==> trial 75: inputs <==
==> flow/design.v <==
module Adder(
	input [31:0] in1,
	input [31:0] in2, 
	output [31:0] out);
	assign out = in1+in2;
endmodule 
module And(
	input a,
	input b,
	output c);
	assign c = a&b;
endmodule 
module BranchPC (
	input [31:0] pcPlus4,
	input [31:0] imm,
	output reg [31:0] branchPc);
	always @(pcPlus4 or imm) begin
		branchPc = pcPlus4 + (imm<<2);
	end
endmodule
module JumpPC(
	input [31:0] nextPc,
	input [31:0] inst,
	output reg [31:0] jumpPc);
	always @(nextPc or inst) begin
		jumpPc[1:0] = 2'b00;
		jumpPc[27:2] = inst[25:0];
		jumpPc[31:28] = nextPc[31:28];
	end 
endmodule 
module Mux5 (
	input [4:0] in1,
	input [4:0] in2, 
	input sel,
	output reg [4:0] out);
	always @(in1 or in2 or sel) begin
		if(sel == 0) begin out = in1; end
		else begin out = in2; end
	end
endmodule 
module Mux32 (
	input [31:0] in1,
	input [31:0] in2, 
	input sel,
	output reg [31:0] out);
	always @(in1 or in2 or sel) begin
		if(sel == 0) begin out = in1; end
		else begin out = in2; end
	end
endmodule 
module SignExtend16(
	input [15:0] in,
	output reg [31:0] out);
	always @(in) begin
		out[15:0] = in;
		out[31:16] = {16{in[15]}};
	end
endmodule
module ALU_Control(
	input [5:0] opcode,
	input [5:0] funct,
	output reg[5:0] CONTROL_ALU_BITS);
	always @(opcode or funct) begin
		case(opcode)
			6'b000000:  
				begin CONTROL_ALU_BITS = funct; end
			6'b001000:  
				begin CONTROL_ALU_BITS = 6'b100000; end
			6'b001001:  
				begin CONTROL_ALU_BITS = 6'b100001; end
			6'b001100:  
				begin CONTROL_ALU_BITS = 6'b100100; end
			6'b001101:  
				begin CONTROL_ALU_BITS = 6'b100101; end
			6'b001010:  
				begin CONTROL_ALU_BITS = 6'b101010; end
			6'b001011:  
				begin CONTROL_ALU_BITS = 6'b101011; end
			6'b001110:  
				begin CONTROL_ALU_BITS = 6'b100110; end
			6'b100000, 6'b100011, 6'b101000, 6'b101011:  
				begin CONTROL_ALU_BITS = 6'b100001; end
			6'b001111:  
				begin CONTROL_ALU_BITS = 6'b111000; end
			6'b000100:  
				begin CONTROL_ALU_BITS = 6'b110000; end
			6'b000101:  
				begin CONTROL_ALU_BITS = 6'b110001; end
			6'b000111:  
				begin CONTROL_ALU_BITS = 6'b110010; end
			6'b000110:  
				begin CONTROL_ALU_BITS = 6'b110011; end
			6'b000001:  
				begin CONTROL_ALU_BITS = funct; end
			default: CONTROL_ALU_BITS = 6'b111111;
		endcase
	end
endmodule
module ALU (
	input signed [31:0] in1,
	input signed [31:0] in2,
	input [5:0] CONTROL_ALU_BITS,
	output reg[31:0] out, 
	output reg zero);
	reg [31:0] unsigned_in1;
	reg [31:0] unsigned_in2;
	always @(in1 or in2 or CONTROL_ALU_BITS) begin
		unsigned_in1 = in1;
		unsigned_in2 = in2;
		out = 32'd0; zero = 1'b0;
		case(CONTROL_ALU_BITS) 
			6'b100000:    
				begin out = in1 + in2; zero = 1'b0; end
			6'b100001:    
				begin out = in1 + in2; zero = 1'b0; end 
			6'b100100:    
				begin out = in1 & in2; zero = 1'b0; end
			6'b100101:    
				begin out = in1 | in2; zero = 1'b0; end
			6'b100110:    
				begin out = in1 ^ in2; zero = 1'b0; end
			6'b100010:    
				begin out = in1 - in2; zero = 1'b0; end
			6'b100011:    
				begin out = in1 - in2; zero = 1'b0; end
			6'b000000, 6'b000100:    
				begin out = unsigned_in1 << unsigned_in2; zero = 1'b0; end
			6'b000011:    
				begin out = unsigned_in1 >> unsigned_in2; zero = 1'b0; end
			6'b000010:    
				begin out = unsigned_in1 >> unsigned_in2; zero = 1'b0; end
			6'b000110:    
				begin out = unsigned_in1 >> unsigned_in2; zero = 1'b0; end
			6'b101010:   
				begin if (in1<in2) begin out = 32'd1; end else begin out = 32'd0; end zero=1'b0; end
			6'b101011:    
				begin 
					if (unsigned_in1<unsigned_in2) begin out = 32'd1; end else begin out = 32'd0; end zero=1'b0; end
			6'b001000:  
				begin out = in1; zero=1'b0; end
			6'b111000:  
				begin out = {in2[15:0], 16'd0}; zero=1'b0; end
			6'b110000:  
				begin out = 32'd0; zero = in1 == in2; end
			6'b110001:  
				begin out = 32'd0; zero = in1 != in2; end
			6'b110010:  
				begin out = 32'd0; zero = in1 > 0; end
			6'b110011:  
				begin out = 32'd0; zero = in1 <= 0; end
			6'b110100:  
				begin out = 32'd0; zero = in1 >= 0; end
			6'b110101:  
				begin out = 32'd0; zero = in1 < 0; end
			default: begin out = 32'd0; zero = 1'b0; end
		endcase
	end
endmodule 
module RegisterFile(
	input Clk,
	input Rst,
	input [4:0] readReg1,
	input [4:0] readReg2,
	input [4:0] writeReg,
	input [31:0] writeData,
	input CONTROL_REG_WRITE,
	output reg[31:0] readData1,
	output reg[31:0] readData2);
	reg [31:0] memory[7:0];
	integer i;
	always @(posedge Clk) begin
		if (Rst) begin
			for (i = 0; i < 8; i = i + 1) memory[i] <= (i == 1) ? 32'h00000001 : 32'h00000000;
		end else if (CONTROL_REG_WRITE == 1) begin
			memory[writeReg[2:0]] <= writeData;
		end
	end
	always @(*) begin
		readData1 = memory[readReg1[2:0]];
		readData2 = memory[readReg2[2:0]];
	end
endmodule 
module Core
(
  input Clk,
  input Rst,
  input [31:0] instruction,
  input [31:0] regData1,
  input [31:0] regData2,
  input [31:0] ramOutput,
  output reg CONTROL_REG_WRITE,
  output reg CONTROL_MEM_READ,
  output reg CONTROL_MEM_WRITE,
  output reg CONTROL_BRANCH,
  output reg [4:0] readReg1,
  output reg [4:0] readReg2,
  output [4:0] writeReg,
  output [31:0] aluOutput,
  output [31:0] writeRegData,
  output reg [31:0] PC
);
	reg CONTROL_REG_DST, CONTROL_ALU_SRC, CONTROL_MEM_TO_REG;
	reg CONTROL_JUMP, CONTROL_JUMP_REGISTER, CONTROL_LINK;
	wire CONTROL_BRANCH_SELECT;
	wire [5:0] CONTROL_ALU_BITS;
	reg [5:0] funct;
	wire [31:0] aluInput1;
	wire [31:0] aluInput2;
	wire aluZero;
	wire [31:0] pcPlus4;
	wire [31:0] jumpPc;
	wire [31:0] branchPc;
	wire [31:0] afterBranchPc;
	wire [31:0] nextPc;
	wire [31:0] afterJumpPc;
	reg [5:0]opcode;reg [4:0]s;reg [4:0]t;reg [4:0]d;reg [15:0]immediate;reg [4:0] shift;
	wire [31:0] signExtendedImmediate;
	Mux5 writeRegMux(t, d, CONTROL_REG_DST, writeReg);
	Mux32 alu1Mux(regData1, 32'd0, 1'b0, aluInput1);
	Mux32 alu2Mux(regData2, signExtendedImmediate, CONTROL_ALU_SRC, aluInput2);
	SignExtend16 immSignExtend(immediate, signExtendedImmediate);
	ALU_Control aluControl(opcode, funct, CONTROL_ALU_BITS);
	ALU alu(aluInput1, aluInput2, CONTROL_ALU_BITS, aluOutput, aluZero);
	wire [31:0] tempPc = PC;
	wire [31:0] tempIns = instruction;
	Adder pcAdder(tempPc, 32'h00000004, pcPlus4);
	JumpPC gettingJumpPc(pcPlus4, tempIns, jumpPc);
	BranchPC gettingBranchPc(pcPlus4, signExtendedImmediate, branchPc);
	And branchAnd(aluZero, CONTROL_BRANCH, CONTROL_BRANCH_SELECT);
	Mux32 branchSelectPC(pcPlus4, branchPc, CONTROL_BRANCH_SELECT, afterBranchPc);
	Mux32 jumpSelectPC(afterBranchPc, jumpPc, CONTROL_JUMP, afterJumpPc);
	Mux32 jumpRegisterSelectPC(afterJumpPc, aluOutput, CONTROL_JUMP_REGISTER, nextPc);
	wire[31:0] afterMemOutput;
	Mux32 writeRegDataMux(aluOutput, ramOutput, CONTROL_MEM_TO_REG, afterMemOutput);
	Mux32 writeLinkPCMux(afterMemOutput, pcPlus4, CONTROL_LINK, writeRegData);
	always @(posedge Clk) begin
		if (Rst) PC <= 32'h00000000;
		else PC <= nextPc;
	end
	always @(*) begin
		opcode = instruction[31:26];
		s = instruction[25:21];
		readReg1 = instruction[25:21];
		readReg2 = instruction[20:16];
		t = instruction[20:16];
		d = instruction[15:11];
		immediate = instruction[15:0];
		shift = instruction[10:6];
		funct = instruction[5:0];
		CONTROL_REG_DST = 0;
		CONTROL_ALU_SRC = 0;
		CONTROL_REG_WRITE = 0;
		CONTROL_MEM_TO_REG = 0;
		CONTROL_MEM_READ = 0;
		CONTROL_MEM_WRITE = 0;
		CONTROL_BRANCH = 0;
		CONTROL_JUMP = 0;
		CONTROL_LINK = 0;
		CONTROL_JUMP_REGISTER = 0;
		case(opcode)
			6'b000000:  begin      
				CONTROL_REG_DST = 1;
				if(funct == 6'b001000) begin CONTROL_JUMP_REGISTER = 1'b1; CONTROL_REG_WRITE = 1'b0; end
				else begin CONTROL_JUMP_REGISTER = 1'b0; CONTROL_REG_WRITE = 1'b1; end
				end
			6'b001000, 6'b001001, 6'b001100, 6'b001101, 6'b001010, 6'b001011, 6'b001110:  begin      
				CONTROL_ALU_SRC = 1;
				CONTROL_REG_WRITE = 1;
				end
			6'b100000, 6'b100011: begin   
				CONTROL_ALU_SRC = 1;
				CONTROL_REG_WRITE = 1;
				CONTROL_MEM_TO_REG = 1;
				CONTROL_MEM_READ = 1;
				end
			6'b101000, 6'b101011: begin   
				CONTROL_ALU_SRC = 1;
				CONTROL_MEM_WRITE = 1;
				end
			6'b001111: begin   
				CONTROL_ALU_SRC = 1;
				CONTROL_REG_WRITE = 1;
				end
			6'b000010: begin   
				CONTROL_JUMP = 1;
				end
			6'b000011: begin  
				d = 5'h1f;
				CONTROL_REG_DST = 1;
				CONTROL_REG_WRITE = 1;
				CONTROL_JUMP = 1;
				CONTROL_LINK = 1;
				end
			6'b000100, 6'b000111, 6'b000110, 6'b000101: begin  
				CONTROL_BRANCH = 1;
				end
			6'b000001: begin  
				funct = 6'b111111;
				if (t==5'b00000) begin CONTROL_BRANCH = 1; funct=6'b110100; end
				if (t==5'b10000) begin CONTROL_BRANCH = 1; CONTROL_LINK = 1; CONTROL_REG_WRITE = 1; CONTROL_REG_DST = 1; d = 5'h1f; funct=6'b110100; end
				if (t==5'b00001) begin CONTROL_BRANCH = 1; funct=6'b110101; end
				if (t==5'b10001) begin CONTROL_BRANCH = 1; CONTROL_LINK = 1; CONTROL_REG_WRITE = 1; CONTROL_REG_DST = 1; d = 5'h1f; funct=6'b110101; end
				end
			default: ;
		endcase
	end
endmodule
module mips_cpu (
  input         clk,
  input         rst,
  output [31:0] imem_addr,
  input  [31:0] imem_rdata,
  output [31:0] dmem_addr,
  output [31:0] dmem_wdata,
  output        dmem_we,
  output        dmem_re,
  input  [31:0] dmem_rdata,
  output        reg_we,
  output [4:0]  reg_waddr,
  output [31:0] reg_wdata
);
  wire [4:0] readReg1, readReg2;
  wire [31:0] regData1, regData2;
  wire branch;
  RegisterFile register(clk, rst, readReg1, readReg2, reg_waddr, reg_wdata, reg_we, regData1, regData2);
  Core core(clk, rst, imem_rdata, regData1, regData2, dmem_rdata, reg_we, dmem_re, dmem_we,
    branch, readReg1, readReg2, reg_waddr, dmem_addr, reg_wdata, imem_addr);
  assign dmem_wdata = regData2;
endmodule
==> flow/run.sh <==
#!/bin/bash
# the make line also repeats each setting of config.mk as NAME=value (left out here)
make -C /OpenROAD-flow-scripts/flow DESIGN_CONFIG=/design/flow/config.mk WORK_HOME=/design/flow/orfs CLKGATE_MAP_FILE= finish
==> flow/config.mk <==
export PLATFORM = sky130hd
export DESIGN_NAME = mips_cpu
export DESIGN_NICKNAME = mips_cpu
export VERILOG_FILES = /design/flow/design.v
export SDC_FILE = /design/flow/constraint.sdc
export NUM_CORES = 4
export LEC_CHECK = 0
export ABC_AREA = 1
export CAP_MARGIN = 20
export CORE_MARGIN = 2
export CORE_UTILIZATION = 72
export CTS_CLUSTER_DIAMETER = 336
export CTS_CLUSTER_SIZE = 97
export PLACE_DENSITY = 0.37
export SLEW_MARGIN = 20
==> flow/constraint.sdc <==
create_clock -name core_clock -period 2.22 [get_ports {clk}]
set_input_delay 0.4440 -clock core_clock [delete_from_list [all_inputs] [get_ports {clk}]]
set_output_delay 0.4440 -clock core_clock [all_outputs]
set_load 0.01 [all_outputs]
==> trial 83: changes against trial 75 <==
Settings changed: ABC_AREA 1 to unset, CORE_UTILIZATION 72 to 54, CTS_CLUSTER_DIAMETER 336 to unset, CTS_CLUSTER_SIZE 97 to unset, PLACE_DENSITY 0.37 to 0.6, SETUP_SLACK_MARGIN set to 1.62, TNS_END_PERCENT set to 5.
==> flow/constraint.sdc (replaced) <==
create_clock -name core_clock -period 5.81 [get_ports {clk}]
set_input_delay 1.1620 -clock core_clock [delete_from_list [all_inputs] [get_ports {clk}]]
set_output_delay 1.1620 -clock core_clock [all_outputs]
set_load 0.01 [all_outputs]
==> results <==
Status: trial 83 aborted with a tool error; trial 75 aborted with a tool error
Failing step: trial 83 global routing (5_1_grt); trial 75 detailed placement (3_5_place_dp)
Fraction of synthesized cell area in xor and xnor cells: trial 83 2.017%; trial 75 2.004%
Post-Synth Simple-Gate Area: trial 83 19.04%; trial 75 33.32%
Die Wd: trial 83 234.4 um; trial 75 202.6 um
Standard cell core area: trial 83 52550 um2; trial 75 38830 um2
Mux cell area share: trial 83 14.36%; trial 75 0%
Routability cong.: trial 83 1.301; trial 75 1.273
Yosys Chip Area: trial 83 28660 um2; trial 75 28400 um2
Number of standard cells after synthesis: trial 83 3253; trial 75 4434
Library cell with the highest instance count after synthesis: trial 83 sky130_fd_sc_hd__nor2_1; trial 75 sky130_fd_sc_hd__nand2_1
Count of instantiated cells in the yosys netlist: trial 83 3253; trial 75 4434
Combined area of all synthesized cells: trial 83 28660 um2; trial 75 28400 um2
Number of standard-cell rows in the floorplan: trial 83 84; trial 75 72
Share of the synthesized area in the top cell type: trial 83 26.82%; trial 75 27.06%
Die Outline Area: trial 83 54940 um2; trial 75 41050 um2
Mean cell area of the mapped netlist: trial 83 8.812 um2; trial 75 6.406 um2
Die height: trial 83 234.4 um; trial 75 202.6 um
Synthesized net count: trial 83 3456; trial 75 4637
Post-synthesis adder-cell area fraction: trial 83 6.058%; trial 75 6.114%
